==> flow/design.v <==
module uart_rx #(
    parameter CLOCKS_PER_PULSE = 4 ,  
              BITS_PER_WORD = 8,  
              W_OUT = 24  
) (
    input clk,rst_n,rx,
    output reg m_valid,
    output reg [W_OUT-1:0] m_data 
);
    localparam  IDLE    = 2'b00, 
                START   = 2'b01, 
                DATA    = 2'b10, 
                STOP    = 2'b11;
  	reg [1:0] state; 
    localparam NUM_WORDS = W_OUT / BITS_PER_WORD;
    reg[$clog2(CLOCKS_PER_PULSE)-1:0] c_clocks;
    reg[$clog2(BITS_PER_WORD)-1:0] c_bits;
    reg[$clog2(NUM_WORDS)-1:0] c_words;
    always @(posedge clk or negedge rst_n) begin
        if (!rst_n) begin
            {c_words,c_bits,c_clocks,m_valid,m_data} <= 1'b0;
            state <= IDLE;
        end else begin
            m_valid <= 0;
            case(state)
                IDLE: if(rx == 0)
                    state <= START;
                START: if(c_clocks == CLOCKS_PER_PULSE/2 - 1) begin
                        c_clocks <= 0;
                        state <= DATA;
                    end else begin
                        c_clocks <= c_clocks + 1;
                    end
              DATA:   if(c_clocks == CLOCKS_PER_PULSE-1)begin
                            c_clocks <= 0;
                            m_data <= {rx, m_data[W_OUT-1:1]};  
                            if(c_bits == BITS_PER_WORD-1) begin
                                c_bits <= 0;
                                state <= STOP;  
                                if(c_words == NUM_WORDS - 1) begin
                                    m_valid <= 1;  
                                    c_words <= 0;  
                                end else c_words <= c_words + 1;  
                            end else c_bits <= c_bits + 1;  
                        end else c_clocks <= c_clocks + 1;  
                STOP: if(c_clocks == CLOCKS_PER_PULSE - 1) begin
                        c_clocks <= 0;
                        state <= IDLE;  
                    end else c_clocks <= c_clocks + 1;
            endcase
        end
    end        
endmodule
module pwm_9ch #(
    parameter RESOLUTION = 16
)(
    input  wire                 clk,
    input  wire                 rst_n,
    input  wire [RESOLUTION-1:0] duty0,
    input  wire [RESOLUTION-1:0] duty1,
    input  wire [RESOLUTION-1:0] duty2,
    input  wire [RESOLUTION-1:0] duty3,
    input  wire [RESOLUTION-1:0] duty4,
    input  wire [RESOLUTION-1:0] duty5,
    input  wire [RESOLUTION-1:0] duty6,
    input  wire [RESOLUTION-1:0] duty7,
    input  wire [RESOLUTION-1:0] duty8,
    output reg  [8:0]           pwm_out
);
    reg [RESOLUTION-1:0] counter;
    always @(posedge clk or negedge rst_n) begin
        if (!rst_n)
            counter <= {RESOLUTION{1'b0}};
        else
            counter <= counter + 1;
    end
    always @(posedge clk or negedge rst_n) begin
        if (!rst_n) begin
            pwm_out <= 9'b0;
        end else begin
            pwm_out[0] <= (counter < duty0);
            pwm_out[1] <= (counter < duty1);
            pwm_out[2] <= (counter < duty2);
            pwm_out[3] <= (counter < duty3);
            pwm_out[4] <= (counter < duty4);
            pwm_out[5] <= (counter < duty5);
            pwm_out[6] <= (counter < duty6);
            pwm_out[7] <= (counter < duty7);
            pwm_out[8] <= (counter < duty8);
        end
    end
endmodule
module sev_seg_decorder(
    input [3:0] digit,
    output reg [6:0] seg
);
    always @(*)begin
        case(digit)
           4'd0: seg  = 7'b1000000;  
            4'd1: seg  = 7'b1111001;  
            4'd2: seg  = 7'b0100100;  
            4'd3: seg  = 7'b0110000;  
            4'd4: seg  = 7'b0011001;  
            4'd5: seg  = 7'b0010010;  
            4'd6: seg  = 7'b0000010;  
            4'd7: seg  = 7'b1111000;  
            4'd8: seg  = 7'b0000000;  
            4'd9: seg  = 7'b0010000;  
            4'd10: seg = 7'b0001000;  
            4'd11: seg = 7'b0000011;  
            4'd12: seg = 7'b1000110;  
            4'd13: seg = 7'b0100001;  
            4'd14: seg = 7'b0000110;  
            4'd15: seg = 7'b0001110;  
            default: seg = 7'b0111111;  
        endcase 
        end
endmodule
module uart_pwm_data_store #(
    parameter WIDTH = 16,
    parameter CHANNELS = 9
)(
    input  wire              clk,
    input  wire              rst_n,
    input  wire              rx_valid,
    input  wire [WIDTH-1:0]  rx_data,
    output reg  [3:0]        pkt_count,
    output reg [WIDTH-1:0] duty0,
    output reg [WIDTH-1:0] duty1,
    output reg [WIDTH-1:0] duty2,
    output reg [WIDTH-1:0] duty3,
    output reg [WIDTH-1:0] duty4,
    output reg [WIDTH-1:0] duty5,
    output reg [WIDTH-1:0] duty6,
    output reg [WIDTH-1:0] duty7,
    output reg [WIDTH-1:0] duty8
);
    reg [WIDTH-1:0] duty_reg [0:CHANNELS-1];
    integer k;
    always @(posedge clk or negedge rst_n) begin
        if (!rst_n) begin
            pkt_count <= 4'd0;
            for (k = 0; k < CHANNELS; k = k + 1)
                duty_reg[k] <= {WIDTH{1'b0}};
            duty0 <= 0; duty1 <= 0; duty2 <= 0;
            duty3 <= 0; duty4 <= 0; duty5 <= 0;
            duty6 <= 0; duty7 <= 0; duty8 <= 0;
        end else if (rx_valid) begin
            duty_reg[pkt_count] <= rx_data;
            duty0 <= duty_reg[0];
            duty1 <= duty_reg[1];
            duty2 <= duty_reg[2];
            duty3 <= duty_reg[3];
            duty4 <= duty_reg[4];
            duty5 <= duty_reg[5];
            duty6 <= duty_reg[6];
            duty7 <= duty_reg[7];
            duty8 <= duty_reg[8];
            if (pkt_count == CHANNELS-1)
                pkt_count <= 4'd0;
            else
                pkt_count <= pkt_count + 1;
        end
    end
endmodule
module uart_pwm_top (
    input  wire        clk,         
    input  wire        rst_n,       
    input  wire        uart_rx,     
    output wire [8:0]  pwm_out,     
    output wire [6:0] seg0,
    output wire [6:0] seg1,
    output wire [6:0] seg2,
    output wire [6:0] seg3,
    output wire [3:0] pkt_count
);
    wire        rx_valid;
    wire [15:0] rx_data;
    uart_rx #(.CLOCKS_PER_PULSE(434),  
              .BITS_PER_WORD(8), 
              .W_OUT(16) 
    ) uart_rx_inst (
        .clk(clk),
        .rst_n(rst_n),
        .rx(uart_rx),
        .m_data(rx_data),
        .m_valid(rx_valid)
    );
    wire [15:0] duty0, duty1, duty2, duty3, duty4, duty5, duty6, duty7, duty8;
    uart_pwm_data_store #(
        .WIDTH(16),
        .CHANNELS(9)
    ) data_store_inst (
        .clk(clk),
        .rst_n(rst_n),
        .rx_valid(rx_valid),
        .rx_data(rx_data),
        .pkt_count(pkt_count),
        .duty0(duty0), .duty1(duty1), .duty2(duty2),
        .duty3(duty3), .duty4(duty4), .duty5(duty5),
        .duty6(duty6), .duty7(duty7), .duty8(duty8)
    );
    pwm_9ch #(
        .RESOLUTION(16)
    ) pwm_inst (
        .clk(clk),
        .rst_n(rst_n),
        .duty0(duty0),
        .duty1(duty1),
        .duty2(duty2),
        .duty3(duty3),
        .duty4(duty4),
        .duty5(duty5),
        .duty6(duty6),
        .duty7(duty7),
        .duty8(duty8),
        .pwm_out(pwm_out)
    );
    wire [3:0] digit0 = rx_data[3:0];     
    wire [3:0] digit1 = rx_data[7:4];
    wire [3:0] digit2 = rx_data[11:8];
    wire [3:0] digit3 = rx_data[15:12];   
    sev_seg_decorder seg_inst0 (.digit(digit0), .seg(seg0));
    sev_seg_decorder seg_inst1 (.digit(digit1), .seg(seg1));
    sev_seg_decorder seg_inst2 (.digit(digit2), .seg(seg2));
    sev_seg_decorder seg_inst3 (.digit(digit3), .seg(seg3));
endmodule
make LEC_CHECK=0 CAP_MARGIN=15 CORE_ASPECT_RATIO=0.66 CORE_MARGIN=3 CORE_UTILIZATION=40 CTS_CLUSTER_DIAMETER=173 CTS_CLUSTER_SIZE=29 GPL_ROUTABILITY_DRIVEN=1 MAX_ROUTING_LAYER=met4 PLACE_DENSITY_LB_ADDON=0.12 SETUP_SLACK_MARGIN=-0.53 SLEW_MARGIN=20 TNS_END_PERCENT=10 finish   # period 20.0 ns
run.sh (not shown) runs the stock make flow with config.mk's settings and CLKGATE_MAP_FILE=.
The starting point completed with no timing, DRC or antenna violations.
Change:
CAP_MARGIN = 20   (was 15)
CORE_ASPECT_RATIO = not set   (was 0.66)
CORE_MARGIN = 2   (was 3)
CORE_UTILIZATION = 69   (was 40)
CTS_CLUSTER_DIAMETER = not set   (was 173)
CTS_CLUSTER_SIZE = not set   (was 29)
GPL_ROUTABILITY_DRIVEN = not set   (was 1)
MAX_ROUTING_LAYER = not set   (was met4)
PLACE_DENSITY_LB_ADDON = not set   (was 0.12)
SETUP_SLACK_MARGIN = not set   (was -0.53)
TNS_END_PERCENT = not set   (was 10)
clock period = 6.82 ns   (was 20.0 ns; I/O delays follow)
=> The new run finished with timing, DRC and antenna clean; design area is higher by about 2.2%; area after synthesis does not change; setup slack degrades by 11 ns; via count climbs by 4.5%; clock power goes up to 5.0 times its value; sequential cell count is unchanged; total power is higher to 3.7 times its value; first-iteration DRC count goes up by about 43%.
Power is estimated from default activity; no workload was simulated.
